<file path="config.mk">
export PLATFORM = sky130hd
export DESIGN_NAME = dma_ahb_simple
export DESIGN_NICKNAME = dma_ahb_simple
export VERILOG_FILES = /design/flow/design.v
export SDC_FILE = /design/flow/constraint.sdc
export NUM_CORES = 4
export LEC_CHECK = 0
export ABC_AREA = 1
export CAP_MARGIN = 40
export CELL_PAD_IN_SITES_GLOBAL_PLACEMENT = 0
export CORE_ASPECT_RATIO = 0.9
export CORE_MARGIN = 2
export CORE_UTILIZATION = 72
export CTS_CLUSTER_DIAMETER = 355
export GPL_ROUTABILITY_DRIVEN = 1
export GPL_TIMING_DRIVEN = 1
export PLACE_DENSITY = 0.78
export SETUP_SLACK_MARGIN = 0.71
export SLEW_MARGIN = 20
</file>
<file path="constraint.sdc">
create_clock -name core_clock -period 2.44 [get_ports {HCLK}]
set_input_delay 0.4880 -clock core_clock [delete_from_list [all_inputs] [get_ports {HCLK}]]
set_output_delay 0.4880 -clock core_clock [all_outputs]
set_load 0.01 [all_outputs]
</file>
<file path="design.v">
`timescale 1ns/1ns
module dma_ahb_fifo_sync_small
     #(parameter FDW =32,   
                 FAW =4,   
                 FULN=4)   
(
       input   wire           rst  
     , input   wire           clr  
     , input   wire           clk
     , output  wire           wr_rdy
     , input   wire           wr_vld
     , input   wire [FDW-1:0] wr_din
     , input   wire           rd_rdy
     , output  wire           rd_vld
     , output  wire [FDW-1:0] rd_dout
     , output  wire           full
     , output  wire           empty
     , output  wire           fullN   
     , output  wire           emptyN  
     , output  reg  [FAW:0]   rd_cnt  
     , output  wire [FAW:0]   wr_cnt  
);
   localparam FDT = 1<<FAW;
   reg  [FAW:0]   fifo_head;  
   reg  [FAW:0]   fifo_tail;  
   reg  [FAW:0]   next_tail;
   reg  [FAW:0]   next_head;
   wire [FAW-1:0] read_addr = (rd_vld&rd_rdy) ? next_head[FAW-1:0]
                                              : fifo_head[FAW-1:0];
   always @(posedge clk or posedge rst) begin
      if (rst) begin
          fifo_tail <= 0;
          next_tail <= 1;
      end else if (clr) begin
          fifo_tail <= 0;
          next_tail <= 1;
      end else begin
          if (!full && wr_vld) begin
              fifo_tail <= next_tail;
              next_tail <= next_tail + 1;
          end 
      end
   end
   always @(posedge clk or posedge rst) begin
      if (rst) begin
          fifo_head <= 0;
          next_head <= 1;
      end else if (clr) begin
          fifo_head <= 0;
          next_head <= 1;
      end else begin
          if (!empty && rd_rdy) begin
              fifo_head <= next_head;
              next_head <= next_head + 1;
          end
      end
   end
   assign  wr_cnt = FDT-rd_cnt;
   always @(posedge clk or posedge rst) begin
      if (rst) begin
         rd_cnt <= 0;
      end else if (clr) begin
         rd_cnt <= 0;
      end else begin
         if (wr_vld&&!full&&(!rd_rdy||(rd_rdy&&empty))) begin
             rd_cnt <= rd_cnt + 1;
         end else
         if (rd_rdy&&!empty&&(!wr_vld||(wr_vld&&full))) begin
             rd_cnt <= rd_cnt - 1;
         end
      end
   end
   assign rd_vld = ~empty;
   assign wr_rdy = ~full;
   assign empty  = (fifo_head == fifo_tail);
   assign full   = (rd_cnt>=FDT);
   assign fullN  = (rd_cnt>=(FDT-FULN));
   assign emptyN = (rd_cnt<=FULN);
   reg [FDW-1:0] Mem [0:FDT-1];
   assign rd_dout  = Mem[fifo_head[FAW-1:0]];
   always @(posedge clk) begin
       if (!full && wr_vld) begin
           Mem[fifo_tail[FAW-1:0]] <= wr_din;
       end
   end
endmodule
`timescale 1ns/1ns
module dma_ahb_csr #(parameter T_ADDR_WID=8)
(
       input   wire                   RESET_N
     , input   wire                   CLK
     , input   wire [T_ADDR_WID-1:0]  T_ADDR
     , input   wire                   T_WREN
     , input   wire                   T_RDEN
     , input   wire [31:0]            T_WDATA
     , output  reg  [31:0]            T_RDATA
     , output  wire                   IRQ
     , output  wire            DMA_EN
     , output  wire            DMA_GO
     , input   wire            DMA_BUSY
     , input   wire            DMA_DONE
     , output  wire  [31:0]    DMA_SRC
     , output  wire  [31:0]    DMA_DST
     , output  wire  [15:0]    DMA_BNUM  
     , output  wire  [ 4:0]    DMA_BURST  
);
   localparam CSRA_NAME0   = 8'h00,
              CSRA_NAME1   = 8'h04,
              CSRA_NAME2   = 8'h08,
              CSRA_NAME3   = 8'h0C,
              CSRA_COMP0   = 8'h10,
              CSRA_COMP1   = 8'h14,
              CSRA_COMP2   = 8'h18,
              CSRA_COMP3   = 8'h1C,
              CSRA_VERSION = 8'h20,
              CSRA_CONTROL = 8'h30,
              CSRA_NUM     = 8'h40,
              CSRA_SOURCE  = 8'h44,
              CSRA_DEST    = 8'h48;
   wire [31:0] csr_name0   = "DMA "; 
   wire [31:0] csr_name1   = "AHB "; 
   wire [31:0] csr_name2   = "    "; 
   wire [31:0] csr_name3   = "    "; 
   wire [31:0] csr_comp0   = "DYNA"; 
   wire [31:0] csr_comp1   = "LITH"; 
   wire [31:0] csr_comp2   = "    "; 
   wire [31:0] csr_comp3   = "    "; 
   wire [31:0] csr_version = 32'h20140429;
   reg         csr_ctl_en;  
   reg         csr_ctl_ip;  
   reg         csr_ctl_ie;  
   reg         csr_num_go;  
   reg  [ 4:0] csr_num_burst;  
   reg  [15:0] csr_num_byte;  
   reg  [31:0] csr_source;  
   reg  [31:0] csr_dest;  
   always @ (posedge CLK or negedge RESET_N) begin
   if (RESET_N==1'b0) begin
       T_RDATA <= 'h0;
   end else begin
      if (T_RDEN) begin
         case (T_ADDR) 
           CSRA_NAME0   : T_RDATA <= csr_name0  ;
           CSRA_NAME1   : T_RDATA <= csr_name1  ;
           CSRA_NAME2   : T_RDATA <= csr_name2  ;
           CSRA_NAME3   : T_RDATA <= csr_name3  ;
           CSRA_COMP0   : T_RDATA <= csr_comp0  ;
           CSRA_COMP1   : T_RDATA <= csr_comp1  ;
           CSRA_COMP2   : T_RDATA <= csr_comp2  ;
           CSRA_COMP3   : T_RDATA <= csr_comp3  ;
           CSRA_VERSION : T_RDATA <= csr_version;
           CSRA_CONTROL : T_RDATA <= {csr_ctl_en  
                                     ,29'h0       
                                     ,csr_ctl_ip  
                                     ,csr_ctl_ie  
                                     };
           CSRA_NUM     : T_RDATA <= {csr_num_go     
                                     ,DMA_BUSY       
                                     ,DMA_DONE       
                                     ,8'h0          
                                     ,csr_num_burst  
                                     ,csr_num_byte   
                                     };
           CSRA_SOURCE  : T_RDATA <= csr_source;
           CSRA_DEST    : T_RDATA <= csr_dest;
           default: begin
                    T_RDATA <=32'h0;
           end
         endcase
      end else T_RDATA <= 'h0;
   end  
   end  
   always @ (posedge CLK or negedge RESET_N) begin
   if (RESET_N==1'b0) begin
       csr_ctl_en    <= 1'b0;
       csr_num_burst <= 1'b1;
       csr_num_byte  <= 16'h0;
       csr_source    <= 32'h0;
       csr_dest      <= 32'h0;
   end else begin
      if (T_WREN) begin
         case (T_ADDR) 
           CSRA_CONTROL : csr_ctl_en  
                          <= T_WDATA[31];
           CSRA_NUM     : begin
                          csr_num_burst  
                          <= (T_WDATA[20:16]<4) ? 1
                           : (T_WDATA[20:16]<8) ? 4
                           : (T_WDATA[20:16]<16) ? 8
                           : 16;
                          csr_num_byte   
                          <= T_WDATA[15:0];
                          end
           CSRA_SOURCE  : csr_source <= T_WDATA;
           CSRA_DEST    : csr_dest <= T_WDATA;
         endcase
      end
   end  
   end  
   always @ (posedge CLK or negedge RESET_N) begin
   if (RESET_N==1'b0) begin
       csr_num_go <= 1'b0;  
   end else begin
       if (T_WREN&&(T_ADDR==CSRA_NUM)) begin
           csr_num_go  <= csr_ctl_en & T_WDATA[31];
       end else begin
           if (DMA_DONE) csr_num_go <= 1'b0;
       end
   end  
   end  
   always @ (posedge CLK or negedge RESET_N) begin
   if (RESET_N==1'b0) begin
       csr_ctl_ie <= 1'b0;  
       csr_ctl_ip <= 1'b0;  
   end else begin
       if (T_WREN&&(T_ADDR==CSRA_CONTROL)) begin
           csr_ctl_ie            <= T_WDATA[0];
           csr_ctl_ip            <= (T_WDATA[1]==1'b1) ? 1'b0 : csr_ctl_ip;
       end else begin
           if (csr_ctl_ie & DMA_GO & DMA_DONE)
               csr_ctl_ip <= 1'b1;
       end
   end  
   end  
   assign IRQ = csr_ctl_ip;
   assign DMA_EN = csr_ctl_en;
   assign DMA_GO = csr_ctl_en & csr_num_go;
   assign DMA_SRC = csr_source;
   assign DMA_DST = csr_dest;
   assign DMA_BNUM = csr_num_byte;
   assign DMA_BURST = csr_num_burst;
endmodule
`timescale  1ns/1ns
module dma_ahb_csr_ahb
(
       input   wire          HRESETn 
     , input   wire          HCLK
     , input   wire          HSEL
     , input   wire  [31:0]  HADDR
     , input   wire  [ 1:0]  HTRANS
     , input   wire          HWRITE
     , input   wire  [ 2:0]  HSIZE
     , input   wire  [ 2:0]  HBURST
     , input   wire  [31:0]  HWDATA
     , output  reg   [31:0]  HRDATA
     , output  wire  [ 1:0]  HRESP
     , input   wire          HREADYin
     , output  reg           HREADYout
     , output  wire          IRQ
     , output  wire          DMA_EN
     , output  wire          DMA_GO
     , input   wire          DMA_BUSY
     , input   wire          DMA_DONE
     , output  wire  [31:0]  DMA_SRC
     , output  wire  [31:0]  DMA_DST
     , output  wire  [15:0]  DMA_BNUM  
     , output  wire  [ 4:0]  DMA_BURST  
);
   assign HRESP = 2'b00;  
   localparam T_ADDR_WID = 8;
   reg  [T_ADDR_WID-1:0] T_ADDR;
   reg                   T_WREN;
   reg                   T_RDEN;
   reg  [31:0]           T_WDATA;  
   wire [31:0]           T_RDATA;  
   reg  [ 2:0]           T_SIZE;
   reg [2:0] state;
   localparam STH_IDLE   = 3'h0,
              STH_WRITE0 = 3'h1,
              STH_WRITE1 = 3'h2,
              STH_READ0  = 3'h3, 
              STH_READ1  = 3'h4;
   always @ (posedge HCLK or negedge HRESETn) begin
       if (HRESETn==0) begin
           HRDATA    <=  ~'h0;
           HREADYout <=  1'b1;
           T_ADDR    <=   'h0;
           T_WREN    <=  1'b0;
           T_RDEN    <=  1'b0;
           T_WDATA   <=  ~'h0;
           T_SIZE    <=  3'h0;
           state     <= STH_IDLE;
       end else begin  
           case (state)
           STH_IDLE: begin
                T_RDEN    <= 1'b0;
                T_WREN    <= 1'b0;
                if (HSEL && HREADYin) begin
                   case (HTRANS)
                   2'b00, 2'b01: begin  
                          HREADYout <= 1'b1;
                          T_RDEN    <= 1'b0;
                          T_WREN    <= 1'b0;
                          state     <= STH_IDLE;
                    end  
                   2'b10, 2'b11: begin  
                          HREADYout <= 1'b0;
                          T_ADDR    <= HADDR[T_ADDR_WID-1:0];
                          T_SIZE    <= HSIZE;
                          if (HWRITE) begin  
                              state  <= STH_WRITE0;
                          end else begin  
                              T_RDEN <= 1'b1;  
                              state  <= STH_READ0;
                          end
                    end  
                   endcase  
                end else begin 
                    T_WREN    <= 1'b0;
                    T_RDEN    <= 1'b0;
                    HREADYout <= 1'b1;
                end
                end  
           STH_WRITE0: begin
                     T_WREN    <= 1'b1;
                     T_WDATA   <= HWDATA;
                     HREADYout <= 1'b1;
                     state     <= STH_WRITE1;
                end  
           STH_WRITE1: begin
                     T_WREN    <= 1'b0;
                     T_WDATA   <= 32'b0;
                     HREADYout <= 1'b1;
                     state     <= STH_IDLE;
                end  
           STH_READ0: begin
                    T_RDEN    <= 1'b0;
                    state     <= STH_READ1;
                end  
           STH_READ1: begin
                    HREADYout <= 1'b1;
                    HRDATA    <= T_RDATA;
                    state     <= STH_IDLE;
                end  
           endcase  
       end  
   end  
   dma_ahb_csr #(.T_ADDR_WID(T_ADDR_WID))
   u_csr (
       .RESET_N   (HRESETn)
     , .CLK       (HCLK   )
     , .T_ADDR    (T_ADDR )
     , .T_WREN    (T_WREN )
     , .T_RDEN    (T_RDEN )
     , .T_WDATA   (T_WDATA)
     , .T_RDATA   (T_RDATA)
     , .IRQ       (IRQ    )
     , .DMA_EN    (DMA_EN   )
     , .DMA_GO    (DMA_GO   )
     , .DMA_BUSY  (DMA_BUSY )
     , .DMA_DONE  (DMA_DONE )
     , .DMA_SRC   (DMA_SRC  )
     , .DMA_DST   (DMA_DST  )
     , .DMA_BNUM  (DMA_BNUM ) 
     , .DMA_BURST (DMA_BURST) 
   );
endmodule
`timescale 1ns/1ns
module dma_ahb_master
(
       input   wire            HRESETn
     , input   wire            HCLK
     , output  reg             HBUSREQ
     , input   wire            HGRANT
     , output  reg   [31:0]    HADDR
     , output  reg   [ 1:0]    HTRANS
     , output  reg             HWRITE
     , output  reg   [ 2:0]    HSIZE
     , output  reg   [ 2:0]    HBURST
     , output  wire  [ 3:0]    HPROT
     , output  reg   [31:0]    HWDATA
     , input   wire  [31:0]    HRDATA
     , input   wire  [ 1:0]    HRESP
     , input   wire            HREADY
     , input   wire            DMA_EN
     , input   wire            DMA_GO
     , output  reg             DMA_BUSY
     , output  reg             DMA_DONE
     , input   wire  [31:0]    DMA_SRC
     , input   wire  [31:0]    DMA_DST
     , input   wire  [15:0]    DMA_BNUM  
     , input   wire  [ 4:0]    DMA_BURST  
);
   assign HPROT  = 4'b0011;
   reg [31:0] dma_rd_addr;
   reg [15:0] dma_rd_bnum;
   reg [ 4:0] dma_rd_burst;
   reg [31:0] dma_rd_data;
   reg [31:0] dma_wr_addr;
   reg [15:0] dma_wr_bnum;
   reg [ 4:0] dma_wr_burst;
   reg [31:0] dma_wr_data;
   reg        dma_wr_data_vld;
   reg [ 6:0] bnum;  
   reg         fifo_wr_vld;
   wire        fifo_wr_rdy;
   reg  [31:0] fifo_wr_dat;
   wire        fifo_rd_vld;
   reg         fifo_rd_rdy;
   wire [31:0] fifo_rd_dat;
   wire        fifo_empty ;
   wire        fifo_full  ;
   localparam ST_READY    = 'h0
            , ST_START    = 'h1
            , ST_RD_ARB_S = 'h2
            , ST_RD_S0    = 'h3
            , ST_RD_S1    = 'h4
            , ST_WR_ARB_S = 'h5
            , ST_WR_S0    = 'h6
            , ST_WR_S1    = 'h7
            , ST_RD_ARB_B = 'h8
            , ST_RD_B0    = 'h9
            , ST_RD_B1    = 'hA
            , ST_RD_B2    = 'hB
            , ST_WR_ARB_B = 'hC
            , ST_WR_B0    = 'hD
            , ST_CHECK    = 'hE
            , ST_DONE     = 'hF;
   reg [3:0] state;
   always @ (posedge HCLK or negedge HRESETn) begin
   if (HRESETn==1'b0) begin
       HBUSREQ         <=  1'b0;
       HADDR           <=~32'h0;
       HTRANS          <=  2'b0;
       HSIZE           <=  3'b0;
       HBURST          <=  3'b0;
       HWRITE          <=  1'b0;
       HWDATA          <=~32'h0;
       DMA_BUSY        <=  1'b0;
       DMA_DONE        <=  1'b0;
       dma_rd_addr     <=~32'h0;
       dma_rd_bnum     <= 16'h0;  
       dma_rd_burst    <=  5'h0;
       dma_rd_data     <=~32'h0;
       dma_wr_addr     <=~32'h0;
       dma_wr_bnum     <= 16'h0;  
       dma_wr_burst    <=  5'h0;
       dma_wr_data     <=~32'h0;
       dma_wr_data_vld <= 1'b0;
       bnum            <=  6'h0;  
       fifo_wr_vld     <=  1'b0;
       fifo_wr_dat     <= 32'h0;
       fifo_rd_rdy     <=  1'b0;
       state           <= ST_READY;
   end else if (DMA_EN==1'b0) begin
       HBUSREQ         <=  1'b0;
       HADDR           <=~32'h0;
       HTRANS          <=  2'b0;
       HSIZE           <=  3'b0;
       HBURST          <=  3'b0;
       HWRITE          <=  1'b0;
       HWDATA          <=~32'h0;
       DMA_BUSY        <=  1'b0;
       DMA_DONE        <=  1'b0;
       dma_rd_addr     <=~32'h0;
       dma_rd_bnum     <= 16'h0;  
       dma_rd_burst    <=  5'h0;
       dma_rd_data     <=~32'h0;
       dma_wr_addr     <=~32'h0;
       dma_wr_bnum     <= 16'h0;  
       dma_wr_burst    <=  5'h0;
       dma_wr_data     <=~32'h0;
       dma_wr_data_vld <= 1'b0;
       bnum            <=  6'h0;  
       fifo_wr_vld     <=  1'b0;
       fifo_wr_dat     <= 32'h0;
       fifo_rd_rdy     <=  1'b0;
       state           <= ST_READY;
   end else begin
   case (state)
   ST_READY: begin
      if ((DMA_GO==1'b1)&&(DMA_BNUM>0)&&(DMA_BURST>0)) begin
          DMA_BUSY     <= 1'b1;
          DMA_DONE     <= 1'b0;
          dma_rd_addr  <= DMA_SRC;
          dma_rd_bnum  <= DMA_BNUM;
          dma_rd_burst <=  5'h0;
          dma_wr_addr  <= DMA_DST;
          dma_wr_bnum  <= DMA_BNUM;
          dma_wr_burst <=  5'h0;
          bnum         <=  6'h0;
          HBUSREQ      <=  1'b1;  
          state        <= ST_START;
      end
      end  
   ST_START: begin
      HBUSREQ <= 1'b1;
      if ( (DMA_BURST==5'h1)||          
           (dma_rd_addr[1:0]!=2'b00)||  
           (dma_rd_bnum<4)||            
           (dma_rd_bnum<(DMA_BURST<<2))) begin
           bnum  <= (dma_rd_addr[1:0]!=2'b00) ? 1
                  : (dma_rd_bnum<4) ? 1
                  : 4;
           state <= ST_RD_ARB_S;
      end else begin
           bnum  <= 4;
           state <= ST_RD_ARB_B;
      end
      end  
   ST_RD_ARB_S: begin
      if (HGRANT&HREADY) begin
          HBUSREQ <= 1'b0;
          HADDR   <= dma_rd_addr;
          HSIZE   <= (bnum==1'b1) ? 3'b000 : 3'b010;  
          HTRANS  <= 2'b10;   
          HBURST  <= 3'b000;  
          state   <= ST_RD_S0;
      end
      end  
   ST_RD_S0: begin
      if (HREADY==1'b1) begin
          HTRANS  <= 2'b00;  
          state   <= ST_RD_S1;
      end
      end  
   ST_RD_S1: begin
      if (HREADY==1'b1) begin
          dma_rd_addr   <= dma_rd_addr + bnum;
          dma_rd_bnum   <= dma_rd_bnum - bnum;
          dma_rd_data   <= HRDATA;
          HBUSREQ       <= 1'b1;
          state         <= ST_WR_ARB_S;
      end
      end  
   ST_WR_ARB_S: begin
      if (HGRANT&HREADY) begin
          HBUSREQ  <= 1'b0;
          HADDR    <= dma_wr_addr;
          HWRITE   <= 1'b1;
          HSIZE   <= (bnum==1'b1) ? 3'b000 : 3'b010;  
          HTRANS   <= 2'b10;  
          HBURST   <= 3'b000;  
          state    <= ST_WR_S0;
      end
      end  
   ST_WR_S0: begin
      if (HREADY==1'b1) begin
          HTRANS      <= 2'b00;  
          HWRITE      <= 1'b0;
          HWDATA      <= dma_rd_data;
          dma_wr_addr <= dma_wr_addr + bnum;
          dma_wr_bnum <= dma_wr_bnum - bnum;
          state       <= ST_WR_S1;
      end
      end  
   ST_WR_S1: begin
      if (HREADY==1'b1) begin
          state       <= ST_CHECK;
      end
      end  
   ST_RD_ARB_B: begin
      if (HGRANT&HREADY) begin
          HADDR   <= dma_rd_addr;
          HSIZE   <= 3'b010;  
          HTRANS  <= 2'b10;   
          case (DMA_BURST)
           4: HBURST <= 3'b011;  
           8: HBURST <= 3'b101;  
          16: HBURST <= 3'b111;  
          default: HBURST <= 3'b001;  
          endcase
          dma_rd_addr  <= dma_rd_addr + bnum;
          dma_rd_burst <= dma_rd_burst + 1;
          state        <= ST_RD_B0;
      end
      end  
   ST_RD_B0: begin
      if (HREADY==1'b1) begin
          if (dma_rd_burst<DMA_BURST) begin
              HADDR        <= dma_rd_addr;
              HTRANS       <= 2'b11;   
              dma_rd_addr  <= dma_rd_addr + bnum;
              dma_rd_burst <= dma_rd_burst + 1;
          end else begin
              HBUSREQ     <= 1'b0;
              HTRANS      <= 2'b00;   
          end
          state <= ST_RD_B1;
      end
      end  
   ST_RD_B1: begin
      if (HREADY==1'b1) begin
          dma_rd_bnum <= dma_rd_bnum - bnum;
          fifo_wr_vld <= 1'b1;
          fifo_wr_dat <= HRDATA;
          if (dma_rd_burst<DMA_BURST) begin
              HADDR        <= dma_rd_addr;
              HTRANS       <= 2'b11;   
              dma_rd_addr  <= dma_rd_addr + bnum;
              dma_rd_burst <= dma_rd_burst + 1;
          end else begin
              HTRANS      <= 2'b00;   
          end
          if (dma_rd_burst==(DMA_BURST-2)) begin
              HBUSREQ     <= 1'b0;
          end
          if (dma_rd_burst==DMA_BURST) begin
              state   <= ST_RD_B2;
          end
      end else begin
          fifo_wr_vld <= 1'b0;
      end
      end  
   ST_RD_B2: begin
      if (HREADY==1'b1) begin
          dma_rd_bnum <= dma_rd_bnum - bnum;
          fifo_wr_vld <= 1'b1;
          fifo_wr_dat <= HRDATA;
          HBUSREQ <= 1'b1;
          state   <= ST_WR_ARB_B;
      end else begin
          fifo_wr_vld <= 1'b0;
      end
      end  
   ST_WR_ARB_B: begin
      fifo_wr_vld <= 1'b0;
      if (HGRANT&HREADY) begin
          HADDR   <= dma_wr_addr;
          HWRITE  <= 1'b1;
          HSIZE   <= 3'b010;  
          HTRANS  <= 2'b10;   
          case (DMA_BURST)
           4: HBURST <= 3'b011;  
           8: HBURST <= 3'b101;  
          16: HBURST <= 3'b111;  
          default: HBURST <= 3'b001;  
          endcase
          dma_wr_addr  <= dma_wr_addr + bnum;
          dma_wr_burst <= dma_wr_burst + 1;
          fifo_rd_rdy  <= 1'b1;
          state        <= ST_WR_B0;
      end
      end  
   ST_WR_B0: begin
      if (HREADY==1'b1) begin
          HWDATA          <= (dma_wr_data_vld) ? dma_wr_data : fifo_rd_dat;
          dma_wr_data_vld <= 1'b0;
          fifo_rd_rdy     <= 1'b1;
          dma_wr_bnum     <= dma_wr_bnum - bnum;
          if (dma_wr_burst<DMA_BURST) begin
              HADDR        <= dma_wr_addr;
              HTRANS       <= 2'b11;   
              dma_wr_addr  <= dma_wr_addr + bnum;
              dma_wr_burst <= dma_wr_burst + 1;
          end else begin
              HWRITE  <= 1'b0;
              HTRANS  <= 2'b00;   
          end
          if (dma_wr_burst==(DMA_BURST-2)) begin
              HBUSREQ <= 1'b0;
          end 
          if (dma_wr_burst==DMA_BURST) begin
              fifo_rd_rdy <= 1'b0;
              state       <= ST_CHECK;
          end
      end else begin
          fifo_rd_rdy     <= 1'b0;
          dma_wr_data_vld <= 1'b1;
          dma_wr_data     <= (dma_wr_data_vld) ? dma_wr_data : fifo_rd_dat;
      end
      end  
   ST_CHECK: begin
      fifo_rd_rdy <= 1'b0;
      if (HREADY==1'b0) begin
      end else if (dma_rd_bnum>0) begin
         HBUSREQ      <= 1'b1;
         dma_rd_burst <= 5'h0;
         dma_wr_burst <= 5'h0;
         state        <= ST_START;
      end else begin
         DMA_BUSY <= 1'b0;
         DMA_DONE <= 1'b1;
         state    <= ST_DONE;
      end
      end  
   ST_DONE: begin
      if (DMA_GO==1'b0) begin
         DMA_DONE <= 1'b0;
         state    <= ST_READY;
      end
      end  
   endcase
   end  
   end  
   dma_ahb_fifo_sync_small
   u_fifo (
       .rst     (~HRESETn   ) 
     , .clr     (1'b0       ) 
     , .clk     (HCLK       )
     , .wr_rdy  (fifo_wr_rdy)
     , .wr_vld  (fifo_wr_vld)
     , .wr_din  (fifo_wr_dat)
     , .rd_rdy  (fifo_rd_rdy)
     , .rd_vld  (fifo_rd_vld)
     , .rd_dout (fifo_rd_dat)
     , .full    (fifo_full  )
     , .empty   (fifo_empty )
     , .fullN   () 
     , .emptyN  () 
     , .rd_cnt  () 
     , .wr_cnt  () 
   );
endmodule
`timescale 1ns/1ns
module dma_ahb_simple
(
       input   wire          HRESETn
     , input   wire          HCLK
     , input   wire          S_HSEL
     , input   wire  [31:0]  S_HADDR
     , input   wire  [ 1:0]  S_HTRANS
     , input   wire          S_HWRITE
     , input   wire  [ 2:0]  S_HSIZE
     , input   wire  [ 2:0]  S_HBURST
     , input   wire  [31:0]  S_HWDATA
     , output  wire  [31:0]  S_HRDATA
     , output  wire  [ 1:0]  S_HRESP
     , input   wire          S_HREADYin
     , output  wire          S_HREADYout
     , output  wire          IRQ
     , output  wire          M_HBUSREQ
     , input   wire          M_HGRANT
     , output  wire  [31:0]  M_HADDR
     , output  wire  [ 1:0]  M_HTRANS
     , output  wire          M_HWRITE
     , output  wire  [ 2:0]  M_HSIZE
     , output  wire  [ 2:0]  M_HBURST
     , output  wire  [ 3:0]  M_HPROT
     , output  wire  [31:0]  M_HWDATA
     , input   wire  [31:0]  M_HRDATA
     , input   wire  [ 1:0]  M_HRESP
     , input   wire          M_HREADY
);
   wire            DMA_EN   ;  
   wire            DMA_GO   ;
   wire            DMA_BUSY ;
   wire            DMA_DONE ;
   wire  [31:0]    DMA_SRC  ;  
   wire  [31:0]    DMA_DST  ;  
   wire  [15:0]    DMA_BNUM ;  
   wire  [ 4:0]    DMA_BURST;  
   dma_ahb_csr_ahb
   u_csr (
       .HRESETn   (HRESETn    )
     , .HCLK      (HCLK       )
     , .HSEL      (S_HSEL     )
     , .HADDR     (S_HADDR    )
     , .HTRANS    (S_HTRANS   )
     , .HWRITE    (S_HWRITE   )
     , .HSIZE     (S_HSIZE    )
     , .HBURST    (S_HBURST   )
     , .HWDATA    (S_HWDATA   )
     , .HRDATA    (S_HRDATA   )
     , .HRESP     (S_HRESP    )
     , .HREADYin  (S_HREADYin )
     , .HREADYout (S_HREADYout)
     , .IRQ       (IRQ        )
     , .DMA_EN    (DMA_EN     )
     , .DMA_GO    (DMA_GO     )
     , .DMA_BUSY  (DMA_BUSY   )
     , .DMA_DONE  (DMA_DONE   )
     , .DMA_SRC   (DMA_SRC    )
     , .DMA_DST   (DMA_DST    )
     , .DMA_BNUM  (DMA_BNUM   )
     , .DMA_BURST (DMA_BURST  )
   );
   dma_ahb_master
   u_master (
       .HRESETn   (HRESETn    )
     , .HCLK      (HCLK       )
     , .HBUSREQ   (M_HBUSREQ  )
     , .HGRANT    (M_HGRANT   )
     , .HADDR     (M_HADDR    )
     , .HTRANS    (M_HTRANS   )
     , .HWRITE    (M_HWRITE   )
     , .HSIZE     (M_HSIZE    )
     , .HBURST    (M_HBURST   )
     , .HPROT     (M_HPROT    )
     , .HWDATA    (M_HWDATA   )
     , .HRDATA    (M_HRDATA   )
     , .HRESP     (M_HRESP    )
     , .HREADY    (M_HREADY   )
     , .DMA_EN    (DMA_EN     )
     , .DMA_GO    (DMA_GO     )
     , .DMA_BUSY  (DMA_BUSY   )
     , .DMA_DONE  (DMA_DONE   )
     , .DMA_SRC   (DMA_SRC    )
     , .DMA_DST   (DMA_DST    )
     , .DMA_BNUM  (DMA_BNUM   )
     , .DMA_BURST (DMA_BURST  )
   );
endmodule
</file>
<file path="run.sh">
#!/bin/bash
# the make line also repeats each setting of config.mk as NAME=value (left out here)
make -C /OpenROAD-flow-scripts/flow DESIGN_CONFIG=/design/flow/config.mk WORK_HOME=/design/flow/orfs CLKGATE_MAP_FILE= finish
</file>
==> tab_implementation.tex, run 1 <==
% Generated from flow reports
\begin{tabular}{lr}
\hline
Metric & Value \\
\hline
\multicolumn{2}{l}{\textbf{Logic synthesis}} \\
Chip area from the yosys synthesis statistics & 47400 um\^{}2 \\
Top logic cell family in the synthesized netlist & simple AND/OR/NAND/NOR gates \\
Area share of and/or/nand/nor cells after synthesis & 22.9\% \\
Flops out of synthesis & 1018 \\
Fraction of synthesis flops using an asynchronous set or reset pin & 49.7\% \\
Main area contributors & sky130\_fd\_sc\_hd\_\_edfxtp\_1 32\%, sky130\_fd\_sc\_hd\_\_dfstp\_2 15\%, sky130\_fd\_sc\_hd\_\_nand2\_1 14\%, sky130\_fd\_sc\_hd\_\_dfrtp\_1 13\%, sky130\_fd\_sc\_hd\_\_nand3\_1 5.6\% \\
Synth Cell Area & 47400 um\^{}2 \\
AND-OR/OR-AND share of the synthesized area & 7.48\% \\
XORs/XNORs by Area & 0.721\% \\
Flip-flops with a built-in enable & 512 \\
Cell taking the most area after synthesis & sky130\_fd\_sc\_hd\_\_edfxtp\_1 \\
Most used standard cells in the synthesized netlist & 1778 x sky130\_fd\_sc\_hd\_\_nand2\_1, 687 x sky130\_fd\_sc\_hd\_\_inv\_1, 531 x sky130\_fd\_sc\_hd\_\_nand3\_1 \\
Cell total in the yosys stat output & 5375 \\
Most instantiated library cell after synthesis & sky130\_fd\_sc\_hd\_\_nand2\_1 \\
Synth Warn \# & 4 \\
Avg Inst Size Synth & 8.81 um\^{}2 \\
Top flip-flop cell by instance count after synthesis & sky130\_fd\_sc\_hd\_\_edfxtp\_1 \\
Area share, top type & 32.5\% \\
Yosys cell types & 52 \\
Synth Seq Share & 59.9\% \\
Synthesized netlist cell count & 5375 \\
Share of cell area taken by muxes after synthesis & 0.0713\% \\
Adder share & 0.835\% \\
\multicolumn{2}{l}{\textbf{Placement}} \\
Weighted congestion at the end of routability-driven global placement & 0.984 \\
Placed inst area & 51200 um\^{}2 \\
Placed wire-length estimate after detailed placement & 87500 um \\
Port Buf Inserts & 185 \\
\multicolumn{2}{l}{\textbf{Outcome}} \\
Terminating stage of the flow & global routing (5\_1\_grt) \\
First error message & [ERROR GRT-0232] Routing congestion too high. Check the congestion heatmap in the GUI. \\
Run status & did not finish \\
\multicolumn{2}{l}{\textbf{Die}} \\
Horizontal extent of the die & 274 um \\
Cell row count & 89 \\
Die extent in y & 247 um \\
Number of top-level design ports & 227 \\
Placeable core area & 65400 um\^{}2 \\
Initial core utilization & 72.4\% \\
Area of the die & 67800 um\^{}2 \\
\multicolumn{2}{l}{\textbf{Global route}} \\
GRT Util Overall & 78.7\% \\
Global-route congestion overflow total & 160 \\
\multicolumn{2}{l}{\textbf{CTS}} \\
Maximum buffer depth of the clock tree & 3 \\
CTS sink count & 1018 \\
Clock buffer count from CTS & 97 \\
Buffer type at the clock tree root & sky130\_fd\_sc\_hd\_\_clkbuf\_16 \\
Number of levels the H-tree was split into & 3 \\
\hline
\end{tabular}
==> per-layer routing <==
metal / track usage [%] / overflow
met1: 79.4 / 3
met2: 93.9 / 72
met3: 64.8 / 2
met4: 77.4 / 83
met5: 30.7 / 0
==> stage by stage <==
stage               std cells  setup WS (ps)
CTS                      6730            191
detailed placement       6332          -60.0
global placement         6331         -0.820
floorplan                5381            326
==> repair_timing <==
item,CTS
hold endpoints to repair,19
pin swaps,283
setup endpoints to repair,850
hold buffers,1
gates resized,1341
setup buffers,161
gates cloned,53
==> run 2: changes to the inputs <==
ABC_AREA = not set   (was 1)
CAP_MARGIN = 20   (was 40)
CELL_PAD_IN_SITES_GLOBAL_PLACEMENT = not set   (was 0)
CORE_ASPECT_RATIO = not set   (was 0.9)
CORE_UTILIZATION = 66   (was 72)
CTS_CLUSTER_DIAMETER = not set   (was 355)
CTS_CLUSTER_SIZE = 42   (was not set)
GPL_ROUTABILITY_DRIVEN = not set   (was 1)
GPL_TIMING_DRIVEN = not set   (was 1)
PLACE_DENSITY = not set   (was 0.78)
SETUP_SLACK_MARGIN = -0.16   (was 0.71)
clock period = 1.9 ns   (was 2.44 ns; I/O delays follow)
==> tab_implementation.tex, run 2 <==
% Synthesis and place-and-route results
\begin{tabular}{lr}
\hline
Metric & Value \\
\hline
\multicolumn{2}{l}{\textbf{Power}} \\
LEAKAGE & 0.0213 uW \\
Share of power burned in combinational logic & 1.3\% \\
Sw Share & 22.7\% \\
Seq pwr & 23000 uW \\
Pwr top & registers \\
Peak VDD IR & 1.07 mV \\
Reported clock group power & 21500 uW \\
Total power density per cell area & 758 nW/um\^{}2 \\
Internal power & 34900 uW \\
Comb. pwr & 595 uW \\
Clock Power Share & 47.7\% \\
Power share of the sequential group & 51.0\% \\
Psw & 10300 uW \\
\multicolumn{2}{l}{\textbf{Global route}} \\
Vias in the first global route & 35100 \\
First-pass GRT wire length & 230000 um \\
Maximum number of pins on one net before global-route repair & 64 \\
Initial antenna violation count & 25 \\
GRT Util Overall & 46.7\% \\
Global-route congestion overflow total & 0 \\
\multicolumn{2}{l}{\textbf{Outcome}} \\
Layout Check Failures & negative setup slack \\
Run status & complete, but fails checks \\
\multicolumn{2}{l}{\textbf{Drt}} \\
Remaining number of nets flagged by the antenna check after routing & 0 \\
Number of DRC violations after detailed routing & 0 \\
DR WL/cell & 41.7 um \\
First-iteration detailed-routing DRC count & 8491 \\
Vias per cell & 8.08 \\
Post-Route WL & 202000 um \\
Routed via count & 39200 \\
Detailed Routing Iterations Pass 1 & 12 \\
\multicolumn{2}{l}{\textbf{Logic synthesis}} \\
Avg Inst Size Synth & 13.8 um\^{}2 \\
Fraction of synthesis flops using an asynchronous set or reset pin & 49.7\% \\
Chip area from the yosys synthesis statistics & 43500 um\^{}2 \\
Share of cell area taken by muxes after synthesis & 12.5\% \\
Area share, top type & 35.3\% \\
Most used standard cells in the synthesized netlist & 512 x sky130\_fd\_sc\_hd\_\_edfxtp\_1, 262 x sky130\_fd\_sc\_hd\_\_dfstp\_2, 244 x sky130\_fd\_sc\_hd\_\_dfrtp\_1 \\
Top logic cell family in the synthesized netlist & multiplexers \\
Cell taking the most area after synthesis & sky130\_fd\_sc\_hd\_\_edfxtp\_1 \\
AND-OR/OR-AND share of the synthesized area & 10.8\% \\
Main area contributors & sky130\_fd\_sc\_hd\_\_edfxtp\_1 35\%, sky130\_fd\_sc\_hd\_\_dfstp\_2 16\%, sky130\_fd\_sc\_hd\_\_dfrtp\_1 14\%, sky130\_fd\_sc\_hd\_\_mux4\_2 4.8\%, sky130\_fd\_sc\_hd\_\_mux2i\_1 4.1\% \\
Most instantiated library cell after synthesis & sky130\_fd\_sc\_hd\_\_edfxtp\_1 \\
Synthesized netlist cell count & 3161 \\
Top flip-flop cell by instance count after synthesis & sky130\_fd\_sc\_hd\_\_edfxtp\_1 \\
Adder share & 0.909\% \\
Flip-flops with a built-in enable & 512 \\
Cell total in the yosys stat output & 3161 \\
Synth Cell Area & 43500 um\^{}2 \\
XORs/XNORs by Area & 0.564\% \\
Synth Warn \# & 4 \\
Flops out of synthesis & 1018 \\
Yosys cell types & 85 \\
Area share of and/or/nand/nor cells after synthesis & 7.64\% \\
Synth Seq Share & 65.2\% \\
\multicolumn{2}{l}{\textbf{STA}} \\
Slew @ Worst Pin & 1010 ps \\
Hold\_ws & 256 ps \\
Unrepaired setup endpoints after global routing & yes \\
Hold violation count in the final report & 0 \\
Post-layout worst setup margin & -1070 ps \\
Number of endpoints failing setup at the final stage & 913 \\
Achievable clock frequency & 0.337 GHz \\
Post-layout period usage of the worst path & 156\% \\
Worst clock skew on the final layout & 74.1 ps \\
Worst slew margin relative to its limit & 31.9\% \\
Min Tclk post-route & 2970 ps \\
Max-slew violation count & 0 \\
\multicolumn{2}{l}{\textbf{Hold path}} \\
Origin of the worst min-delay path & S\_HWRITE \\
Endpoint of the worst hold-timing path & u\_csr.state[3] \\
Depth of the worst hold-timing path & 3 \\
Min-delay worst type & in -> reg \\
\multicolumn{2}{l}{\textbf{Die}} \\
Cell row count & 94 \\
Initial core utilization & 66.4\% \\
Placeable core area & 65500 um\^{}2 \\
Area of the die & 68000 um\^{}2 \\
Die extent in y & 261 um \\
Horizontal extent of the die & 261 um \\
Number of top-level design ports & 227 \\
\multicolumn{2}{l}{\textbf{Setup path}} \\
Critical path data required time & 2550 ps \\
Critical Path, Cell by Cell & buf\_6, buf\_12, clkbuf\_16, mux2i\_1, a22oi\_1, a32o\_2, a221oi\_4, a211oi\_1, a211o\_1 \\
Crit-path max FO & 5 \\
Slack of the worst reg-to-reg path & -1070 ps \\
Cell depth of the worst flop-to-flop path & 9 \\
CP max stage delay & 670 ps \\
Data arrival time of the worst path & 3620 ps \\
Critical R2R Launch & u\_master.u\_fifo.fifo\_head[1] \\
Cell family contributing the most delay on the critical path & AND-OR/OR-AND gates \\
Crit path buf inv count & 3 \\
Type of element launching the critical path & register \\
FF-to-FF End & u\_master.HWDATA[31] \\
Worst setup endpoint & u\_master.HWDATA[31] \\
Crit. path cell count & 9 \\
Library cell contributing the largest single delay on the critical path & sky130\_fd\_sc\_hd\_\_a22oi\_1 \\
Critical Path End Type & register \\
First element of the critical path & u\_master.u\_fifo.fifo\_head[1] \\
Critical path start-end classification & reg -> reg \\
\multicolumn{2}{l}{\textbf{CTS}} \\
Late-Pin Clk Latency & 720 ps \\
CTS clock-pin slew for the worst setup and hold paths & 80 ps \\
Maximum buffer depth of the clock tree & 3 \\
TritonCTS clock tree & yes \\
CTS sink count & 1018 \\
Clock buffer count from CTS & 99 \\
Number of levels the H-tree was split into & 3 \\
Buffer type at the clock tree root & sky130\_fd\_sc\_hd\_\_clkbuf\_16 \\
\multicolumn{2}{l}{\textbf{Placement}} \\
Placed wire-length estimate after detailed placement & 88100 um \\
Weighted congestion at the end of routability-driven global placement & 0.962 \\
Placed inst area & 51000 um\^{}2 \\
Port Buf Inserts & 185 \\
Minimum setup slack after placement & -589 ps \\
\multicolumn{2}{l}{\textbf{Run}} \\
Number of warning messages in the logs & 67 \\
Tally of max-capacitance violations & 0 \\
\multicolumn{2}{l}{\textbf{Cells and area}} \\
Cell area after layout & 59600 um\^{}2 \\
Final Net Count & 4028 \\
Post-synthesis to final-layout area growth & 36.9\% \\
\hline
\end{tabular}
## run 2: layout make-up
cell class | count | area [um^2]
antenna | 11 | 27.5
clock buffer | 155 | 2960
clock inverter | 32 | 415
fill | 1981 | 5920
inverter | 30 | 119
multi-input combinational | 1900 | 17600
sequential | 1018 | 28400
tap | 864 | 1080
timing repair buffer | 835 | 9000
## run 2: through the flow
| stage | util [%] | instances | setup TNS (ps) | total power, uW |
|---|---|---|---|---|
| finish | 91.0 | 4845 | -258120 | 45200 |
| global route | 90.9 | 4839 | -231790 | 45600 |
| CTS | 84.6 | 4736 | -116520 | 44000 |
| detailed placement | 77.9 | 4519 | -108570 | 24000 |
| global placement | 77.9 | 4519 | -90510 | 24000 |
| floorplan | - | 3167 | -96990 | 23500 |
## run 2: per-layer routing
metal	vias to the layer above	part of all wire [%]	GRT usage, %
met5	-	0.34	0
met4	34	13	37.8
met3	2140	17	11.5
met2	5240	41	74.4
met1	18200	28	54.4
li1	13500	-	-
## run 2: what timing repair did
action,4_1_cts,5_1_grt
resized,150,689
buffers inserted,22,104
endpoints found under the hold margin,75,0
hold buffers,1,0
pin swaps,31,149
endpoints found under the setup margin,337,423
gates cloned,11,27
==> run 3: changes to the inputs <==
CAP_MARGIN = 15   (was 20)
CELL_PAD_IN_SITES_DETAIL_PLACEMENT = 0   (was not set)
CORE_UTILIZATION = 54   (was 66)
CTS_CLUSTER_SIZE = 84   (was 42)
MAX_ROUTING_LAYER = met5   (was not set)
PLACE_DENSITY_LB_ADDON = 0.28   (was not set)
SETUP_SLACK_MARGIN = 0.37   (was -0.16)
clock period = 5.0 ns   (was 1.9 ns; I/O delays follow)
==> tab_implementation.tex, run 3 <==
% Synthesis and place-and-route results
\begin{tabular}{lr}
\hline
Metric & Value \\
\hline
\multicolumn{2}{l}{\textbf{Outcome}} \\
Run status & no timing/DRC/antenna violations \\
\multicolumn{2}{l}{\textbf{Logic synthesis}} \\
Synth Seq Share & 65.2\% \\
XORs/XNORs by Area & 0.564\% \\
AND-OR/OR-AND share of the synthesized area & 10.8\% \\
Share of cell area taken by muxes after synthesis & 12.5\% \\
Cell total in the yosys stat output & 3161 \\
Avg Inst Size Synth & 13.8 um\^{}2 \\
Main area contributors & sky130\_fd\_sc\_hd\_\_edfxtp\_1 35\%, sky130\_fd\_sc\_hd\_\_dfstp\_2 16\%, sky130\_fd\_sc\_hd\_\_dfrtp\_1 14\%, sky130\_fd\_sc\_hd\_\_mux4\_2 4.8\%, sky130\_fd\_sc\_hd\_\_mux2i\_1 4.1\% \\
Most used standard cells in the synthesized netlist & 512 x sky130\_fd\_sc\_hd\_\_edfxtp\_1, 262 x sky130\_fd\_sc\_hd\_\_dfstp\_2, 244 x sky130\_fd\_sc\_hd\_\_dfrtp\_1 \\
Top flip-flop cell by instance count after synthesis & sky130\_fd\_sc\_hd\_\_edfxtp\_1 \\
Chip area from the yosys synthesis statistics & 43500 um\^{}2 \\
Flip-flops with a built-in enable & 512 \\
Top logic cell family in the synthesized netlist & multiplexers \\
Synthesized netlist cell count & 3161 \\
Synth Cell Area & 43500 um\^{}2 \\
Synth Warn \# & 4 \\
Adder share & 0.909\% \\
Flops out of synthesis & 1018 \\
Cell taking the most area after synthesis & sky130\_fd\_sc\_hd\_\_edfxtp\_1 \\
Area share, top type & 35.3\% \\
Fraction of synthesis flops using an asynchronous set or reset pin & 49.7\% \\
Yosys cell types & 85 \\
Area share of and/or/nand/nor cells after synthesis & 7.64\% \\
Most instantiated library cell after synthesis & sky130\_fd\_sc\_hd\_\_edfxtp\_1 \\
\multicolumn{2}{l}{\textbf{Global route}} \\
Global-route congestion overflow total & 0 \\
Met1 routing resource usage after global routing & 37.2\% \\
GR Util met2 & 46.7\% \\
Vias in the first global route & 28700 \\
Initial antenna violation count & 2 \\
Maximum number of pins on one net before global-route repair & 111 \\
First-pass GRT wire length & 177000 um \\
Met3 usage & 5.31\% \\
GRT Util Overall & 28.4\% \\
GRT Max-Usage Layer & met2 \\
\multicolumn{2}{l}{\textbf{Setup path}} \\
Cell depth of the worst flop-to-flop path & 9 \\
Critical Path End Type & register \\
Crit path buf inv count & 2 \\
Critical path start-end classification & reg -> reg \\
First element of the critical path & u\_csr.u\_csr.csr\_num\_burst[2] \\
Cell family contributing the most delay on the critical path & AND-OR/OR-AND gates \\
Worst setup endpoint & u\_master.dma\_rd\_addr[5] \\
Critical R2R Launch & u\_csr.u\_csr.csr\_num\_burst[2] \\
Critical path data required time & 5580 ps \\
CP max stage delay & 740 ps \\
Critical Path, Cell by Cell & buf\_4, inv\_1, ha\_1, and3\_1, a221oi\_1, o211ai\_1, nor3\_2, a21boi\_0, a2bb2oi\_1 \\
FF-to-FF End & u\_master.dma\_rd\_addr[5] \\
Data arrival time of the worst path & 4170 ps \\
Crit-path max FO & 10 \\
Slack of the worst reg-to-reg path & 1410 ps \\
Library cell contributing the largest single delay on the critical path & sky130\_fd\_sc\_hd\_\_a221oi\_1 \\
Type of element launching the critical path & register \\
Crit. path cell count & 9 \\
\multicolumn{2}{l}{\textbf{Power}} \\
Total power density per cell area & 327 nW/um\^{}2 \\
LEAKAGE & 0.0166 uW \\
Power share of the sequential group & 53.5\% \\
Share of power burned in combinational logic & 1.1\% \\
Reported clock group power & 7450 uW \\
Peak VDD IR & 0.298 mV \\
Total power after layout & 16400 uW \\
Clock Power Share & 45.5\% \\
Comb. pwr & 178 uW \\
Psw & 3380 uW \\
Pwr top & registers \\
Internal power & 13000 uW \\
Sw Share & 20.7\% \\
Seq pwr & 8750 uW \\
\multicolumn{2}{l}{\textbf{Placement}} \\
Weighted congestion at the end of routability-driven global placement & 0.930 \\
Port Buf Inserts & 185 \\
Placed wire-length estimate after detailed placement & 74000 um \\
\multicolumn{2}{l}{\textbf{CTS}} \\
Number of levels the H-tree was split into & 3 \\
Clock buffer count from CTS & 101 \\
\# resized after CTS & 0 \\
Buffer type at the clock tree root & sky130\_fd\_sc\_hd\_\_clkbuf\_16 \\
Maximum buffer depth of the clock tree & 3 \\
Late-Pin Clk Latency & 690 ps \\
Hold-fix buffers at CTS & 0 \\
TritonCTS clock tree & yes \\
Number of buffers inserted by post-CTS setup repair & 0 \\
CTS clock-pin slew for the worst setup and hold paths & 60 ps \\
CTS sink count & 1018 \\
\multicolumn{2}{l}{\textbf{Hold path}} \\
Min-delay worst type & in -> async \\
\multicolumn{2}{l}{\textbf{STA}} \\
Post-layout period usage of the worst path & 71.9\% \\
Achievable clock frequency & 0.278 GHz \\
Worst clock skew on the final layout & 56.5 ps \\
Slew @ Worst Pin & 1200 ps \\
Min Tclk post-route & 3590 ps \\
Hold\_ws & 383 ps \\
Number of endpoints failing setup at the final stage & 0 \\
Unrepaired setup endpoints after global routing & no \\
Max-slew violation count & 0 \\
Worst slew margin relative to its limit & 19.9\% \\
Setup total negative slack & 0 ps \\
Hold violation count in the final report & 0 \\
\multicolumn{2}{l}{\textbf{Run}} \\
Tally of max-capacitance violations & 0 \\
Number of warning messages in the logs & 68 \\
\multicolumn{2}{l}{\textbf{Die}} \\
Initial core utilization & 54.3\% \\
Placeable core area & 80200 um\^{}2 \\
Number of top-level design ports & 227 \\
Area of the die & 82900 um\^{}2 \\
Cell row count & 104 \\
Horizontal extent of the die & 288 um \\
Die extent in y & 288 um \\
\multicolumn{2}{l}{\textbf{Cells and area}} \\
Total area of multi-input combinational cells & 14300 um\^{}2 \\
Utilization after layout & 62.4\% \\
Final Net Count & 3457 \\
Sequential Area & 28400 um\^{}2 \\
Post-synthesis to final-layout area growth & 14.9\% \\
Count of filler cells inserted in the layout & 5894 \\
\multicolumn{2}{l}{\textbf{Drt}} \\
Routed via count & 28700 \\
Post-Route WL & 118000 um \\
DR WL/cell & 26.4 um \\
Vias per cell & 6.43 \\
Remaining number of nets flagged by the antenna check after routing & 0 \\
First-iteration detailed-routing DRC count & 3288 \\
Detailed Routing Iterations Pass 1 & 9 \\
Number of DRC violations after detailed routing & 0 \\
\hline
\end{tabular}
-- run 3: per-layer routing --
metal	wire (um)	vias up
met5	13	-
met4	4990	2
met3	9050	251
met2	58100	1337
met1	45700	14700
li1	-	12400
-- run 3: layout make-up --
class / instances / area share [%]
Sequential cell: 1018 / 56.7
Multi-Input combinational cell: 1899 / 28.6
Clock buffer: 145 / 5.56
Timing Repair Buffer: 263 / 5.22
Tap cell: 1060 / 2.65
Clock inverter: 45 / 0.986
Inverter: 30 / 0.225
Antenna cell: 1 / 0.00500
-- run 3: metrics by stage --
step | instance area (um^2) | std cells | setup WS (ps)
2_1_floorplan | 43500 | 3167 | 1290
3_3_place_gp | 46600 | 4266 | 1160
3_5_place_dp | 46700 | 4268 | 1100
4_1_cts | 50000 | 4458 | 1520
5_1_grt | 50000 | 4460 | 1230
6_report | 50000 | 4461 | 1410
==> run 4: changes to the inputs <==
ABC_AREA = 0   (was not set)
CAP_MARGIN = 5   (was 15)
CELL_PAD_IN_SITES_DETAIL_PLACEMENT = not set   (was 0)
CELL_PAD_IN_SITES_GLOBAL_PLACEMENT = 0   (was not set)
CORE_UTILIZATION = 70   (was 54)
CTS_CLUSTER_DIAMETER = 358   (was not set)
CTS_CLUSTER_SIZE = 57   (was 84)
GPL_ROUTABILITY_DRIVEN = 1   (was not set)
GPL_TIMING_DRIVEN = 1   (was not set)
HOLD_SLACK_MARGIN = -0.08   (was not set)
MAX_ROUTING_LAYER = not set   (was met5)
PLACE_DENSITY_LB_ADDON = not set   (was 0.28)
SETUP_SLACK_MARGIN = 0.54   (was 0.37)
clock period = 1.87 ns   (was 5.0 ns; I/O delays follow)
==> tab_implementation.tex, run 4 <==
% Generated from flow reports
\begin{tabular}{lr}
\hline
Metric & Value \\
\hline
\multicolumn{2}{l}{\textbf{Placement}} \\
Port Buf Inserts & 185 \\
Placed wire-length estimate after detailed placement & 94900 um \\
DP Cell Count & 4494 \\
Placed inst area & 51100 um\^{}2 \\
Weighted congestion at the end of routability-driven global placement & 0.958 \\
\multicolumn{2}{l}{\textbf{Logic synthesis}} \\
Chip area from the yosys synthesis statistics & 43500 um\^{}2 \\
Cell taking the most area after synthesis & sky130\_fd\_sc\_hd\_\_edfxtp\_1 \\
AND-OR/OR-AND share of the synthesized area & 10.8\% \\
Area share, top type & 35.3\% \\
Yosys cell types & 85 \\
XORs/XNORs by Area & 0.564\% \\
Main area contributors & sky130\_fd\_sc\_hd\_\_edfxtp\_1 35\%, sky130\_fd\_sc\_hd\_\_dfstp\_2 16\%, sky130\_fd\_sc\_hd\_\_dfrtp\_1 14\%, sky130\_fd\_sc\_hd\_\_mux4\_2 4.8\%, sky130\_fd\_sc\_hd\_\_mux2i\_1 4.1\% \\
Fraction of synthesis flops using an asynchronous set or reset pin & 49.7\% \\
Synthesized netlist cell count & 3161 \\
Flip-flops with a built-in enable & 512 \\
Adder share & 0.909\% \\
Avg Inst Size Synth & 13.8 um\^{}2 \\
Synth Seq Share & 65.2\% \\
Most instantiated library cell after synthesis & sky130\_fd\_sc\_hd\_\_edfxtp\_1 \\
Flops out of synthesis & 1018 \\
Area share of and/or/nand/nor cells after synthesis & 7.64\% \\
Share of cell area taken by muxes after synthesis & 12.5\% \\
Cell total in the yosys stat output & 3161 \\
Top logic cell family in the synthesized netlist & multiplexers \\
Top flip-flop cell by instance count after synthesis & sky130\_fd\_sc\_hd\_\_edfxtp\_1 \\
Synth Cell Area & 43500 um\^{}2 \\
Most used standard cells in the synthesized netlist & 512 x sky130\_fd\_sc\_hd\_\_edfxtp\_1, 262 x sky130\_fd\_sc\_hd\_\_dfstp\_2, 244 x sky130\_fd\_sc\_hd\_\_dfrtp\_1 \\
Synth Warn \# & 4 \\
\multicolumn{2}{l}{\textbf{Die}} \\
Initial core utilization & 70.6\% \\
Die extent in y & 253 um \\
Horizontal extent of the die & 253 um \\
Placeable core area & 61600 um\^{}2 \\
Number of top-level design ports & 227 \\
Cell row count & 91 \\
Area of the die & 64200 um\^{}2 \\
\multicolumn{2}{l}{\textbf{Global route}} \\
Global-route congestion overflow total & 828 \\
GRT Util Overall & 87.3\% \\
\multicolumn{2}{l}{\textbf{CTS}} \\
Maximum buffer depth of the clock tree & 3 \\
Buffer type at the clock tree root & sky130\_fd\_sc\_hd\_\_clkbuf\_16 \\
Clock buffer count from CTS & 21 \\
Number of levels the H-tree was split into & 1 \\
CTS sink count & 1018 \\
\multicolumn{2}{l}{\textbf{Outcome}} \\
Run status & did not finish \\
First error message & [ERROR GRT-0232] Routing congestion too high. Check the congestion heatmap in the GUI. \\
Terminating stage of the flow & global routing (5\_1\_grt) \\
\hline
\end{tabular}
==> run 4: repair_timing <==
item,4_1_cts
setup buffers,134
resized,1019
gates cloned,29
setup endpoints to repair,1057
pin swaps,102
hold buffers,1
endpoints found under the hold margin,42
==> run 4: layer usage <==
metal	GRT overflow	global-route usage [%]
met5	12	49.6
met4	333	88.9
met3	38	77.5
met2	431	98.7
met1	14	86.5
==> run 4: metrics by stage <==
stage               worst slack [ps]  power, uW  setup TNS (ps)  util [%]
global placement                -620      24400         -111410      83.0
CTS                             -628      32300         -114510      90.6
floorplan                       -696      23900          -98090         -
detailed placement              -697      24400         -136030      83.0
==> run 5: changes to the inputs <==
CAP_MARGIN = 40   (was 5)
CORE_UTILIZATION = 67   (was 70)
CTS_CLUSTER_DIAMETER = not set   (was 358)
CTS_CLUSTER_SIZE = 50   (was 57)
HOLD_SLACK_MARGIN = not set   (was -0.08)
SETUP_SLACK_MARGIN = not set   (was 0.54)
clock period = 2.01 ns   (was 1.87 ns; I/O delays follow)
==> tab_implementation.tex, run 5 <==
% Generated from flow reports
\begin{tabular}{lr}
\hline
Metric & Value \\
\hline
\multicolumn{2}{l}{\textbf{Outcome}} \\
Run status & did not finish \\
Terminating stage of the flow & global routing (5\_1\_grt) \\
First error message & [ERROR GRT-0232] Routing congestion too high. Check the congestion heatmap in the GUI. \\
\multicolumn{2}{l}{\textbf{Logic synthesis}} \\
Main area contributors & sky130\_fd\_sc\_hd\_\_edfxtp\_1 35\%, sky130\_fd\_sc\_hd\_\_dfstp\_2 16\%, sky130\_fd\_sc\_hd\_\_dfrtp\_1 14\%, sky130\_fd\_sc\_hd\_\_mux4\_2 4.8\%, sky130\_fd\_sc\_hd\_\_mux2i\_1 4.1\% \\
Top flip-flop cell by instance count after synthesis & sky130\_fd\_sc\_hd\_\_edfxtp\_1 \\
Synth Cell Area & 43500 um\^{}2 \\
Synth Seq Share & 65.2\% \\
Cell taking the most area after synthesis & sky130\_fd\_sc\_hd\_\_edfxtp\_1 \\
Chip area from the yosys synthesis statistics & 43500 um\^{}2 \\
Avg Inst Size Synth & 13.8 um\^{}2 \\
Area share, top type & 35.3\% \\
XORs/XNORs by Area & 0.564\% \\
Fraction of synthesis flops using an asynchronous set or reset pin & 49.7\% \\
Flip-flops with a built-in enable & 512 \\
Top logic cell family in the synthesized netlist & multiplexers \\
Synthesized netlist cell count & 3161 \\
Area share of and/or/nand/nor cells after synthesis & 7.64\% \\
Yosys cell types & 85 \\
Cell total in the yosys stat output & 3161 \\
Flops out of synthesis & 1018 \\
Most used standard cells in the synthesized netlist & 512 x sky130\_fd\_sc\_hd\_\_edfxtp\_1, 262 x sky130\_fd\_sc\_hd\_\_dfstp\_2, 244 x sky130\_fd\_sc\_hd\_\_dfrtp\_1 \\
Synth Warn \# & 4 \\
Most instantiated library cell after synthesis & sky130\_fd\_sc\_hd\_\_edfxtp\_1 \\
Adder share & 0.909\% \\
AND-OR/OR-AND share of the synthesized area & 10.8\% \\
Share of cell area taken by muxes after synthesis & 12.5\% \\
\multicolumn{2}{l}{\textbf{Placement}} \\
Port Buf Inserts & 185 \\
Minimum setup slack after placement & -580 ps \\
Placed wire-length estimate after detailed placement & 90500 um \\
Placed inst area & 50900 um\^{}2 \\
Weighted congestion at the end of routability-driven global placement & 0.994 \\
\multicolumn{2}{l}{\textbf{CTS}} \\
Buffer type at the clock tree root & sky130\_fd\_sc\_hd\_\_clkbuf\_16 \\
Number of levels the H-tree was split into & 3 \\
Clock buffer count from CTS & 100 \\
CTS sink count & 1018 \\
Maximum buffer depth of the clock tree & 3 \\
\multicolumn{2}{l}{\textbf{Die}} \\
Die extent in y & 259 um \\
Horizontal extent of the die & 259 um \\
Number of top-level design ports & 227 \\
Initial core utilization & 67.6\% \\
Cell row count & 93 \\
Area of the die & 67000 um\^{}2 \\
Placeable core area & 64300 um\^{}2 \\
\multicolumn{2}{l}{\textbf{Global route}} \\
GRT Util Overall & 83.9\% \\
Global-route congestion overflow total & 582 \\
\hline
\end{tabular}
-- run 5: layer usage --
layer  GRT overflow  GRT usage [%]
met5              3           34.5
met4            251           85.7
met3             15           73.7
met2            309           96.5
met1              4           83.4
-- run 5: timing repair --
item / CTS
gates resized: 600
hold buffers: 1
pin swaps: 144
endpoints found under the setup margin: 366
setup buffers: 103
hold endpoints to repair: 34
gates cloned: 24
-- run 5: metrics by stage --
| stage | utilization (%) | cells |
|---|---|---|
| CTS | 89.8 | 4795 |
| detailed placement | 79.1 | 4486 |
| global placement | 79.1 | 4486 |
| floorplan | - | 3167 |
==> run 6: changes to the inputs <==
ABC_AREA = 1   (was 0)
CAP_MARGIN = 25   (was 40)
CELL_PAD_IN_SITES_DETAIL_PLACEMENT = 2   (was not set)
CELL_PAD_IN_SITES_GLOBAL_PLACEMENT = 2   (was 0)
CORE_ASPECT_RATIO = 0.52   (was not set)
CORE_UTILIZATION = 40   (was 67)
CTS_CLUSTER_DIAMETER = 366   (was not set)
CTS_CLUSTER_SIZE = not set   (was 50)
GPL_ROUTABILITY_DRIVEN = 0   (was 1)
GPL_TIMING_DRIVEN = not set   (was 1)
HOLD_SLACK_MARGIN = 0.13   (was not set)
MAX_ROUTING_LAYER = met4   (was not set)
MIN_ROUTING_LAYER = met1   (was not set)
PLACE_DENSITY_LB_ADDON = 0.05   (was not set)
SETUP_SLACK_MARGIN = 0.36   (was not set)
clock period = 4.5 ns   (was 2.01 ns; I/O delays follow)
==> tab_implementation.tex, run 6 <==
% Synthesis and place-and-route results
\begin{tabular}{lr}
\hline
Metric & Value \\
\hline
\multicolumn{2}{l}{\textbf{Die}} \\
Area of the die & 121000 um\^{}2 \\
Horizontal extent of the die & 481 um \\
Cell row count & 90 \\
Placeable core area & 117000 um\^{}2 \\
Die extent in y & 252 um \\
Number of top-level design ports & 227 \\
Initial core utilization & 40.6\% \\
\multicolumn{2}{l}{\textbf{STA}} \\
Post-layout worst setup margin & 977 ps \\
Number of endpoints failing setup at the final stage & 0 \\
Unrepaired setup endpoints after global routing & no \\
Max-slew violation count & 0 \\
Slew @ Worst Pin & 1200 ps \\
Setup total negative slack & 0 ps \\
Achievable clock frequency & 0.284 GHz \\
Min Tclk post-route & 3520 ps \\
Worst slew margin relative to its limit & 19.5\% \\
Post-layout period usage of the worst path & 78.3\% \\
Worst clock skew on the final layout & 34.3 ps \\
Hold violation count in the final report & 0 \\
\multicolumn{2}{l}{\textbf{Setup path}} \\
Critical path start-end classification & reg -> reg \\
Crit. path cell count & 14 \\
Cell family contributing the most delay on the critical path & simple AND/OR/NAND/NOR gates \\
Worst setup endpoint & u\_master.u\_fifo.rd\_cnt[4] \\
Crit path top cell by count & sky130\_fd\_sc\_hd\_\_nand2\_1 \\
Crit-path max FO & 30 \\
Slack of the worst reg-to-reg path & 980 ps \\
Data arrival time of the worst path & 4120 ps \\
Library cell contributing the largest single delay on the critical path & sky130\_fd\_sc\_hd\_\_dfrtp\_2 \\
First element of the critical path & u\_master.u\_fifo.fifo\_head[2] \\
Critical Path End Type & register \\
Type of element launching the critical path & register \\
Crit path buf inv count & 1 \\
CP max stage delay & 1020 ps \\
Cell depth of the worst flop-to-flop path & 14 \\
Critical R2R Launch & u\_master.u\_fifo.fifo\_head[2] \\
FF-to-FF End & u\_master.u\_fifo.rd\_cnt[4] \\
Critical path data required time & 5100 ps \\
Critical Path, Cell by Cell & nor2\_1, nor3\_1, nand3\_1, nand2\_1, ha\_1, inv\_1, ha\_1, nand2\_1, nor2\_1, a211oi\_1, nand2\_1, nand2\_1, nor2\_1, xor2\_1 \\
\multicolumn{2}{l}{\textbf{Global route}} \\
Global-route congestion overflow total & 0 \\
Maximum number of pins on one net before global-route repair & 153 \\
GRT Util Overall & 32.2\% \\
Vias in the first global route & 42200 \\
First-pass GRT wire length & 282000 um \\
Initial antenna violation count & 5 \\
\multicolumn{2}{l}{\textbf{Power}} \\
Seq pwr & 9970 uW \\
Clock Power Share & 46.7\% \\
Internal power & 15400 uW \\
Reported clock group power & 9390 uW \\
Psw & 4700 uW \\
LEAKAGE & 0.0256 uW \\
Sw Share & 23.3\% \\
Share of power burned in combinational logic & 3.8\% \\
Pwr top & registers \\
Peak VDD IR & 0.316 mV \\
Total power density per cell area & 368 nW/um\^{}2 \\
Power share of the sequential group & 49.6\% \\
Total power after layout & 20100 uW \\
Comb. pwr & 760 uW \\
\multicolumn{2}{l}{\textbf{Logic synthesis}} \\
Area share of and/or/nand/nor cells after synthesis & 22.9\% \\
Area share, top type & 32.5\% \\
Cell total in the yosys stat output & 5375 \\
Chip area from the yosys synthesis statistics & 47400 um\^{}2 \\
Synthesized netlist cell count & 5375 \\
Flops out of synthesis & 1018 \\
Synth Seq Share & 59.9\% \\
Synth Cell Area & 47400 um\^{}2 \\
Flip-flops with a built-in enable & 512 \\
Synth Warn \# & 4 \\
Fraction of synthesis flops using an asynchronous set or reset pin & 49.7\% \\
Most used standard cells in the synthesized netlist & 1778 x sky130\_fd\_sc\_hd\_\_nand2\_1, 687 x sky130\_fd\_sc\_hd\_\_inv\_1, 531 x sky130\_fd\_sc\_hd\_\_nand3\_1 \\
Yosys cell types & 52 \\
Top flip-flop cell by instance count after synthesis & sky130\_fd\_sc\_hd\_\_edfxtp\_1 \\
Main area contributors & sky130\_fd\_sc\_hd\_\_edfxtp\_1 32\%, sky130\_fd\_sc\_hd\_\_dfstp\_2 15\%, sky130\_fd\_sc\_hd\_\_nand2\_1 14\%, sky130\_fd\_sc\_hd\_\_dfrtp\_1 13\%, sky130\_fd\_sc\_hd\_\_nand3\_1 5.6\% \\
Share of cell area taken by muxes after synthesis & 0.0713\% \\
AND-OR/OR-AND share of the synthesized area & 7.48\% \\
Adder share & 0.835\% \\
Most instantiated library cell after synthesis & sky130\_fd\_sc\_hd\_\_nand2\_1 \\
XORs/XNORs by Area & 0.721\% \\
Cell taking the most area after synthesis & sky130\_fd\_sc\_hd\_\_edfxtp\_1 \\
Avg Inst Size Synth & 8.81 um\^{}2 \\
Top logic cell family in the synthesized netlist & simple AND/OR/NAND/NOR gates \\
\multicolumn{2}{l}{\textbf{Run}} \\
Number of warning messages in the logs & 73 \\
Tally of max-capacitance violations & 0 \\
\multicolumn{2}{l}{\textbf{CTS}} \\
TritonCTS clock tree & yes \\
Late-Pin Clk Latency & 730 ps \\
Maximum buffer depth of the clock tree & 3 \\
CTS sink count & 1018 \\
CTS clock-pin slew for the worst setup and hold paths & 70 ps \\
Number of buffers inserted by post-CTS setup repair & 0 \\
\# resized after CTS & 0 \\
Number of levels the H-tree was split into & 3 \\
Buffer type at the clock tree root & sky130\_fd\_sc\_hd\_\_clkbuf\_16 \\
Clock buffer count from CTS & 99 \\
Hold-fix buffers at CTS & 0 \\
\multicolumn{2}{l}{\textbf{Drt}} \\
Remaining number of nets flagged by the antenna check after routing & 0 \\
Post-Route WL & 190000 um \\
Detailed Routing Iterations Pass 1 & 6 \\
Routed via count & 39700 \\
First-iteration detailed-routing DRC count & 3337 \\
Number of DRC violations after detailed routing & 0 \\
DR WL/cell & 26.6 um \\
Vias per cell & 5.56 \\
\multicolumn{2}{l}{\textbf{Cells and area}} \\
Cell area after layout & 54700 um\^{}2 \\
Sequential Area & 28400 um\^{}2 \\
Post-synthesis to final-layout area growth & 15.5\% \\
Final Net Count & 5638 \\
Total area of multi-input combinational cells & 15400 um\^{}2 \\
Count of filler cells inserted in the layout & 12600 \\
Number of cells in the finished layout apart from fillers & 7149 \\
\multicolumn{2}{l}{\textbf{Placement}} \\
Port Buf Inserts & 185 \\
Placed wire-length estimate after detailed placement & 128000 um \\
Minimum setup slack after placement & 546 ps \\
Placed inst area & 51100 um\^{}2 \\
DP Cell Count & 6955 \\
\multicolumn{2}{l}{\textbf{Hold path}} \\
Min-delay worst type & in -> async \\
\multicolumn{2}{l}{\textbf{Outcome}} \\
Run status & no timing/DRC/antenna violations \\
\hline
\end{tabular}
-- run 6: per-layer routing --
metal	vias up	wire, um	GRT usage (%)
met3	213	13100	6.31
met5	-	0	-
met1	20900	93400	48.1
met2	1122	80100	45.4
li1	17500	-	-
met4	0	3750	6.39
-- run 6: layout make-up --
type | instances | area share (%)
inverter | 712 | 4.91
antenna | 5 | 0.0229
multi-input combinational | 3392 | 28.1
sequential | 1018 | 51.9
clock buffer | 129 | 5.11
timing repair buffer | 271 | 5.03
tap | 1564 | 3.58
clock inverter | 58 | 1.42
-- run 6: per-stage QoR --
step | hold slack (ps) | utilization [%]
detailed placement | 380 | 43.8
finish | 212 | 46.9
global placement | 367 | 43.8
global route | 248 | 46.9
CTS | 221 | 46.8
floorplan | 346 | -
Power figures rest on the tool's default switching activity, not on a simulated workload.
